oak:
Design multiple_rounds, start of the top module:
module multiple_rounds#(parameter N = 32, parameter M= 20)(
  input clk, input rst,
  input wire [N-1:0] a,
  input wire [N-1:0] b,
  input wire [N-1:0] c,
  input wire [N-1:0] d,
  output wire [N-1:0] a_out,
  output wire [N-1:0] b_out,
  output wire [N-1:0] c_out,
  output wire [N-1:0] d_out,
  output reg ready);
clock: 8.96 ns
lec_check: 0
cap_margin: 20
core_aspect_ratio: 0.5
core_margin: 2
core_utilization: 65
cts_cluster_diameter: 268
cts_cluster_size: 97
place_density: 0.35
setup_slack_margin: 2.58
slew_margin: 20
tns_end_percent: 15
run.sh (not shown) runs the stock make flow with config.mk's settings and CLKGATE_MAP_FILE=.
clock tree synthesis: oak exited with error
--- input diff oak..pine ---
- swapping 0.5 for 1.18 in CORE_ASPECT_RATIO
- swapping 65 for 58 in CORE_UTILIZATION
- putting HOLD_SLACK_MARGIN at 0.29 where nothing was set
- clearing PLACE_DENSITY, which used to be 0.35
- swapping 2.58 for 1.94 in SETUP_SLACK_MARGIN
- clearing CTS_CLUSTER_SIZE, which used to be 97
- putting MAX_ROUTING_LAYER at met5 where nothing was set
- clearing TNS_END_PERCENT, which used to be 15
- swapping 20 for 25 in CAP_MARGIN
- putting GPL_TIMING_DRIVEN at 1 where nothing was set
- clearing CTS_CLUSTER_DIAMETER, which used to be 268
- putting CELL_PAD_IN_SITES_DETAIL_PLACEMENT at 0 where nothing was set
- swapping 8.96 for 12.0 in the clock period (ns, I/O delays scaled along)
Results
pine vs. oak: cell row count rose by 63%; floorplan die area now sits higher; floorplan core area rose by about 12%. oak and pine: one clean run, pine; the rest did not finish clean.
### pine -> birch
- HOLD_SLACK_MARGIN no longer set, was 0.29
- CELL_PAD_IN_SITES_DETAIL_PLACEMENT no longer set, was 0
- CORE_ASPECT_RATIO no longer set, was 1.18
- SETUP_SLACK_MARGIN no longer set, was 1.94
- GPL_TIMING_DRIVEN no longer set, was 1
- PLACE_DENSITY now 0.6, previously not set
- CAP_MARGIN now 20, was 25
- CORE_UTILIZATION now 45, was 58
- MAX_ROUTING_LAYER no longer set, was met5
- the clock period (ns, I/O delays scaled along) now 18.0, was 12.0
==> comparison <==
Summary of birch over pine: floorplan die height now larger.
Summary of birch over pine: tally of clock buffers in the finished layout up 18, overall routing resource usage down 8.3 points, instance count after placement with tap cells included down 1.2%, final RePlAce weighted congestion down 0.021.
The higher pre-CTS setup slack came out of birch.
Period utilization in birch is 10 points lower than in pine
The inputs of maple differ from those of birch as listed below.
- CORE_UTILIZATION changed from 45 to 62
- the clock period (ns, I/O delays scaled along) changed from 18.0 to 15.8
[summary]
Via count of the first global-routing pass on maple is up relative to birch. Run comparison: birch last element of the critical path b_hold_10[6]$_DFF_PN0_; maple last element of the critical path b_hold_4[5]$_DFF_PN0_. Taking birch as the reference point, the global-route usage of maple rises by 7.8 points. Compared with birch, maple degrades hold slack. Critical path depth in cells for maple: 8.3% up relative to birch. Between maple and birch, it is maple whose met2 capacity usage during global routing is higher, by 12 points. maple reports a lower setup slack than birch does. Compared birch against maple; insertion delay at the late pin of the worst-skew pair within noise. The maximum frequency number comes out higher for maple vs birch. Depth of the worst register-to-register path (higher): maple.


multiple_rounds again, from the RTL that the note above started with.
==> flow/design.v (excerpt) <==
module multiple_rounds#(parameter N = 32, parameter M= 20)(
  input clk, input rst,
  input wire [N-1:0] a,
  input wire [N-1:0] b,
  input wire [N-1:0] c,
  input wire [N-1:0] d,
  output wire [N-1:0] a_out,
  output wire [N-1:0] b_out,
  output wire [N-1:0] c_out,
  output wire [N-1:0] d_out,
  output reg ready);
  reg [N-1:0] a_hold_0;
  reg [N-1:0] b_hold_0;
  reg [N-1:0] c_hold_0;
  reg [N-1:0] d_hold_0;
  wire [N-1:0] a_next_0;
  wire [N-1:0] b_next_0;
  wire [N-1:0] c_next_0;
  wire [N-1:0] d_next_0;
  reg [N-1:0] a_hold_1;
  reg [N-1:0] b_hold_1;
  reg [N-1:0] c_hold_1;
  reg [N-1:0] d_hold_1;
  wire [N-1:0] a_next_1;
  wire [N-1:0] b_next_1;
  wire [N-1:0] c_next_1;
  wire [N-1:0] d_next_1;
  reg [N-1:0] a_hold_2;
  reg [N-1:0] b_hold_2;
  reg [N-1:0] c_hold_2;
  reg [N-1:0] d_hold_2;
  wire [N-1:0] a_next_2;
  wire [N-1:0] b_next_2;
  wire [N-1:0] c_next_2;
  wire [N-1:0] d_next_2;
  reg [N-1:0] a_hold_3;
  reg [N-1:0] b_hold_3;
  reg [N-1:0] c_hold_3;
  reg [N-1:0] d_hold_3;
  wire [N-1:0] a_next_3;
  wire [N-1:0] b_next_3;
  wire [N-1:0] c_next_3;
  wire [N-1:0] d_next_3;
  reg [N-1:0] a_hold_4;
  reg [N-1:0] b_hold_4;
  reg [N-1:0] c_hold_4;
  reg [N-1:0] d_hold_4;
  wire [N-1:0] a_next_4;
  wire [N-1:0] b_next_4;
  wire [N-1:0] c_next_4;
  ...
clock: 21.7 ns
lec_check: 0
cap_margin: 40
cell_pad_in_sites_global_placement: 1
core_aspect_ratio: 0.92
core_margin: 2
core_utilization: 40
gpl_timing_driven: 0
max_routing_layer: met5
min_routing_layer: met2
slew_margin: 5
tns_end_percent: 55
The baseline did not get past global routing.
==> next run, changes <==
==> flow/config.mk (replaced) <==
export PLATFORM = sky130hd
export DESIGN_NAME = multiple_rounds
export DESIGN_NICKNAME = multiple_rounds
export VERILOG_FILES = /design/flow/design.v
export SDC_FILE = /design/flow/constraint.sdc
export NUM_CORES = 4
export LEC_CHECK = 0
export CAP_MARGIN = 25
export CELL_PAD_IN_SITES_DETAIL_PLACEMENT = 0
export CORE_ASPECT_RATIO = 1.18
export CORE_MARGIN = 2
export CORE_UTILIZATION = 58
export GPL_TIMING_DRIVEN = 1
export HOLD_SLACK_MARGIN = 0.27
export MAX_ROUTING_LAYER = met5
export SETUP_SLACK_MARGIN = 1.87
export SLEW_MARGIN = 20
==> flow/constraint.sdc (replaced) <==
create_clock -name core_clock -period 12.0 [get_ports {clk}]
set_input_delay 2.4000 -clock core_clock [delete_from_list [all_inputs] [get_ports {clk}]]
set_output_delay 2.4000 -clock core_clock [all_outputs]
set_load 0.01 [all_outputs]
After rerunning:
- With this change the flow completed with no timing, DRC or antenna violations
- die area fell by 31%
- synthesized area is unchanged
- synthesized cell count stays the same
==> next run, changes <==
==> flow/config.mk (replaced) <==
export PLATFORM = sky130hd
export DESIGN_NAME = multiple_rounds
export DESIGN_NICKNAME = multiple_rounds
export VERILOG_FILES = /design/flow/design.v
export SDC_FILE = /design/flow/constraint.sdc
export NUM_CORES = 4
export LEC_CHECK = 0
export CAP_MARGIN = 20
export CORE_ASPECT_RATIO = 0.92
export CORE_MARGIN = 2
export CORE_UTILIZATION = 40
export SLEW_MARGIN = 10
==> flow/constraint.sdc (replaced) <==
create_clock -name core_clock -period 18.0 [get_ports {clk}]
set_input_delay 3.6000 -clock core_clock [delete_from_list [all_inputs] [get_ports {clk}]]
set_output_delay 3.6000 -clock core_clock [all_outputs]
set_load 0.01 [all_outputs]
After rerunning: Design area drops by 12%; cell count shrinks by 3.0%; synthesized cell count does not change; global-route usage goes down by 16 points; count of clock-buffer cells in the layout went up by 28; worst setup slack gains 1.6 ns; non-clock buffer count went down by 1545.
==> next run, changes <==
--- a/flow/config.mk
+++ b/flow/config.mk
@@ -7,6 +7,8 @@
 export LEC_CHECK = 0
 export CAP_MARGIN = 20
-export CORE_ASPECT_RATIO = 0.92
 export CORE_MARGIN = 2
-export CORE_UTILIZATION = 40
-export SLEW_MARGIN = 10
+export CORE_UTILIZATION = 72
+export CTS_CLUSTER_SIZE = 52
+export HOLD_SLACK_MARGIN = -0.1
+export PLACE_DENSITY_LB_ADDON = 0.2
+export SLEW_MARGIN = 20
==> flow/constraint.sdc (replaced) <==
create_clock -name core_clock -period 11.4 [get_ports {clk}]
set_input_delay 2.2800 -clock core_clock [delete_from_list [all_inputs] [get_ports {clk}]]
set_output_delay 2.2800 -clock core_clock [all_outputs]
set_load 0.01 [all_outputs]
Now the flow failed in global routing.
Area after synthesis stays the same.
Die size is lower by 44%.
Synthesized cell count is unchanged.
==> next run, changes <==
--- a/flow/config.mk
+++ b/flow/config.mk
@@ -9,6 +9,7 @@
 export CORE_MARGIN = 2
 export CORE_UTILIZATION = 72
-export CTS_CLUSTER_SIZE = 52
-export HOLD_SLACK_MARGIN = -0.1
+export CTS_CLUSTER_SIZE = 14
+export HOLD_SLACK_MARGIN = 0.3
 export PLACE_DENSITY_LB_ADDON = 0.2
+export SETUP_SLACK_MARGIN = 2.2
 export SLEW_MARGIN = 20
==> flow/constraint.sdc (replaced) <==
create_clock -name core_clock -period 13.2 [get_ports {clk}]
set_input_delay 2.6400 -clock core_clock [delete_from_list [all_inputs] [get_ports {clk}]]
set_output_delay 2.6400 -clock core_clock [all_outputs]
set_load 0.01 [all_outputs]
Outcome:
- The new run aborted during global routing
- die area is unchanged
- synthesized area is unchanged
- synthesized cell count is unchanged
==> next run, changes <==
==> flow/config.mk (replaced) <==
export PLATFORM = sky130hd
export DESIGN_NAME = multiple_rounds
export DESIGN_NICKNAME = multiple_rounds
export VERILOG_FILES = /design/flow/design.v
export SDC_FILE = /design/flow/constraint.sdc
export NUM_CORES = 4
export LEC_CHECK = 0
export CAP_MARGIN = 40
export CELL_PAD_IN_SITES_GLOBAL_PLACEMENT = 2
export CORE_ASPECT_RATIO = 0.92
export CORE_MARGIN = 2
export CORE_UTILIZATION = 40
export MAX_ROUTING_LAYER = met4
export SLEW_MARGIN = 25
export TNS_END_PERCENT = 55
==> flow/constraint.sdc (replaced) <==
create_clock -name core_clock -period 25.7 [get_ports {clk}]
set_input_delay 5.1400 -clock core_clock [delete_from_list [all_inputs] [get_ports {clk}]]
set_output_delay 5.1400 -clock core_clock [all_outputs]
set_load 0.01 [all_outputs]
The new run completed without violations.
Synthesized area is unchanged.
Die size increases by 79%.
Synthesized cell count is unchanged.
